== lane 1 ==
## cordic_native
module cordic_native(
    I_rst_n,                 
    I_clk,                   
    I_init_phase,            
    I_change_phase,           
    I_inc_phase,             
    O_cos,                   
    O_sin                    
    );
    input wire I_rst_n;
    input wire I_clk;
    input wire [14 - 1: 0] I_init_phase;
    input wire I_change_phase;
    input wire [14 - 1: 0] I_inc_phase;
    output reg [14 - 1: 0] O_cos;
    output reg [14 - 1: 0] O_sin;
    reg [14 - 1: 0] R_current_phase ;
    wire [14 - 1: 0] S_cos;
    wire [14 - 1: 0] S_sin;
    parameter DIR_FWD = 1'b0;
    parameter DIR_BAK = 1'b1;
    reg R_phase_dir ;
    reg R_cos_dir ;
    parameter MAX_PHASE = 14'd2047;
    parameter MIN_PHASE = -14'd2048;
    wire S_reach_top;  
    assign S_reach_top = (R_current_phase[14 - 1]==0)&&(R_current_phase + I_inc_phase > MAX_PHASE);
    wire S_reach_bottom;  
    assign S_reach_bottom = (R_current_phase[14 - 1]==1)&&(R_current_phase - I_inc_phase < MIN_PHASE);
    always@(posedge I_clk)
    begin
        if (I_rst_n == 0) R_phase_dir <= DIR_FWD;
        else begin
            if (R_phase_dir == DIR_FWD)
                if (S_reach_top) R_phase_dir <= DIR_BAK;
                else R_phase_dir <= DIR_FWD;
            else  
            begin
                if (S_reach_bottom) R_phase_dir <= DIR_FWD;
                else R_phase_dir <= DIR_BAK;
            end
        end
    end
    always @(posedge I_clk)
    begin
  ...
Size in the first run: roughly 4200 cells after synthesis, about 550 flip-flops, ~59 I/O pins.
clock: 5.0 ns
lec_check: 0
cap_margin: 20
cell_pad_in_sites_detail_placement: 2
core_aspect_ratio: 0.91
core_margin: 3
core_utilization: 40
max_routing_layer: met4
place_density_lb_addon: 0.26
slew_margin: 20
tns_end_percent: 50
run.sh (not shown) runs the stock make flow with config.mk's settings and CLKGATE_MAP_FILE=.
## Diff of input files: lane 2 against lane 1
- CORE_UTILIZATION now 23, was 40
- CELL_PAD_IN_SITES_DETAIL_PLACEMENT now 1, was 2
- CELL_PAD_IN_SITES_GLOBAL_PLACEMENT now 3, previously not set
- ABC_AREA now 1, previously not set
- PLACE_DENSITY_LB_ADDON no longer set, was 0.26
- SLEW_MARGIN now 25, was 20
- GPL_ROUTABILITY_DRIVEN now 0, previously not set
- PLACE_DENSITY now 0.79, previously not set
cordic_sin_inst.R_phs_5[13]$_SDFF_PN0_ as the timing startpoint of the critical path was reported by lane 2, and cordic_sin_inst.R_phs_11[13]$_SDFF_PN0_ by lane 1. Diff lane 1 -> lane 2: chip area line of the yosys report +3.8%. The run showing the greater global-route usage is lane 1.
diff inputs: lane 2 => lane 3
- CORE_UTILIZATION now 70, was 23
- CORE_ASPECT_RATIO no longer set, was 0.91
- MAX_ROUTING_LAYER no longer set, was met4
- CELL_PAD_IN_SITES_DETAIL_PLACEMENT no longer set, was 1
- CTS_CLUSTER_SIZE now 71, previously not set
- SLEW_MARGIN now 20, was 25
- CORE_MARGIN now 2, was 3
- CELL_PAD_IN_SITES_GLOBAL_PLACEMENT no longer set, was 3
- PLACE_DENSITY now 0.65, was 0.79
- TNS_END_PERCENT no longer set, was 50
- GPL_ROUTABILITY_DRIVEN no longer set, was 0
- the clock period (ns, I/O delays scaled along) now 2.42, was 5.0
### Flow results
Lane 3: it failed during global routing, and the tool reported GRT-0116. Of the two candidates, lane 2 has the worse placeable core region and lane 3 the better one. Compared with lane 2, number of instances in the placed design in lane 3 decreased by a little under 10%. Relative to lane 2, the number of clock buffers inserted by TritonCTS measured on lane 3 has decreased by more than 10%. Number of standard cells reported by yosys came out exactly the same in lane 3 and lane 2. Looking at share of the core filled by cells before placement, lane 3 sits 48 points higher than lane 2 does.
The following lists how lane 4 was set up differently from lane 3:
- PLACE_DENSITY no longer set, was 0.65
- CTS_CLUSTER_SIZE no longer set, was 71
- CORE_UTILIZATION now 40, was 70
- ABC_AREA no longer set, was 1
- the clock period (ns, I/O delays scaled along) now 4.1, was 2.42
Findings:
In summary, lane 4 completed successfully, with a layout that passed the timing, DRC and antenna checks.
Min mean instance size in the synthesized netlist across lane 4 and lane 3: lane 3
| AND-OR/OR-AND share of the synthesized area | lane 4 vs lane 3 | 5.5 points lower |
Taking lane 3 as the reference, in lane 4 height of the die up about 30%; synthesized area down 1400 µm²; synthesized cell count down about 18%.
What lane 5 does differently from lane 4 at the input level:
- setting ABC_AREA to 1 for the first time
- changing CORE_UTILIZATION from 40 to 70
- changing the clock period (ns, I/O delays scaled along) from 4.1 to 2.84
Results
Lane 4: full flow OK, the timing, DRC and antenna checks passed. The flow completed for lane 5, but it is not clean: the layout still shows setup timing. On post-placement worst setup slack, the higher figure sits with lane 4, not lane 5. Delta (lane 5 minus lane 4): setup slack fell 0.57 ns.

========
Starting RTL as in the previous note.
clock: 3.95 ns
lec_check: 0
cap_margin: 25
cell_pad_in_sites_global_placement: 1
core_margin: 7
core_utilization: 69
cts_cluster_diameter: 236
cts_cluster_size: 43
hold_slack_margin: 0.16
max_routing_layer: met4
min_routing_layer: met1
place_density_lb_addon: 0.15
slew_margin: 25
tns_end_percent: 50
The first run aborted during global placement without I/O (FLW-0024).
Next try:
Settings changed: CAP_MARGIN 25 to 0, CELL_PAD_IN_SITES_GLOBAL_PLACEMENT 1 to not set, CORE_MARGIN 7 to 2, CORE_UTILIZATION 69 to 72, CTS_CLUSTER_DIAMETER 236 to not set, CTS_CLUSTER_SIZE 43 to not set, HOLD_SLACK_MARGIN 0.16 to not set, MAX_ROUTING_LAYER met4 to not set, MIN_ROUTING_LAYER met1 to not set, PLACE_DENSITY_LB_ADDON 0.15 to not set, SETUP_SLACK_MARGIN set to 0.34, SLEW_MARGIN 25 to 20, TNS_END_PERCENT 50 to not set.
Clock period 3.95 ns to 3.32 ns, I/O delays scaled along.
The changed run finished clean.
Synthesized area does not change.
Synthesized cell count does not change.
Die size fell by roughly a tenth.
Next try:
Settings changed: ABC_AREA set to 1, CAP_MARGIN 0 to 20, PLACE_DENSITY_LB_ADDON set to 0.18, SETUP_SLACK_MARGIN 0.34 to 0.68.
Clock period 3.32 ns to 2.7 ns, I/O delays scaled along.
What happened: The changed run never finished: it broke off in global routing. Area after synthesis goes up by 3.8%. Synthesized cell count goes up by 23%. Die area goes up by 3.7%.
Next try:
Settings changed: CAP_MARGIN 20 to 0, PLACE_DENSITY_LB_ADDON 0.18 to not set.
Clock period 2.7 ns to 2.28 ns, I/O delays scaled along.
=>
- The new run died in clock tree synthesis, error DPL-0038
- synthesized cell count is unchanged
- area after synthesis is unchanged
- die size stays the same
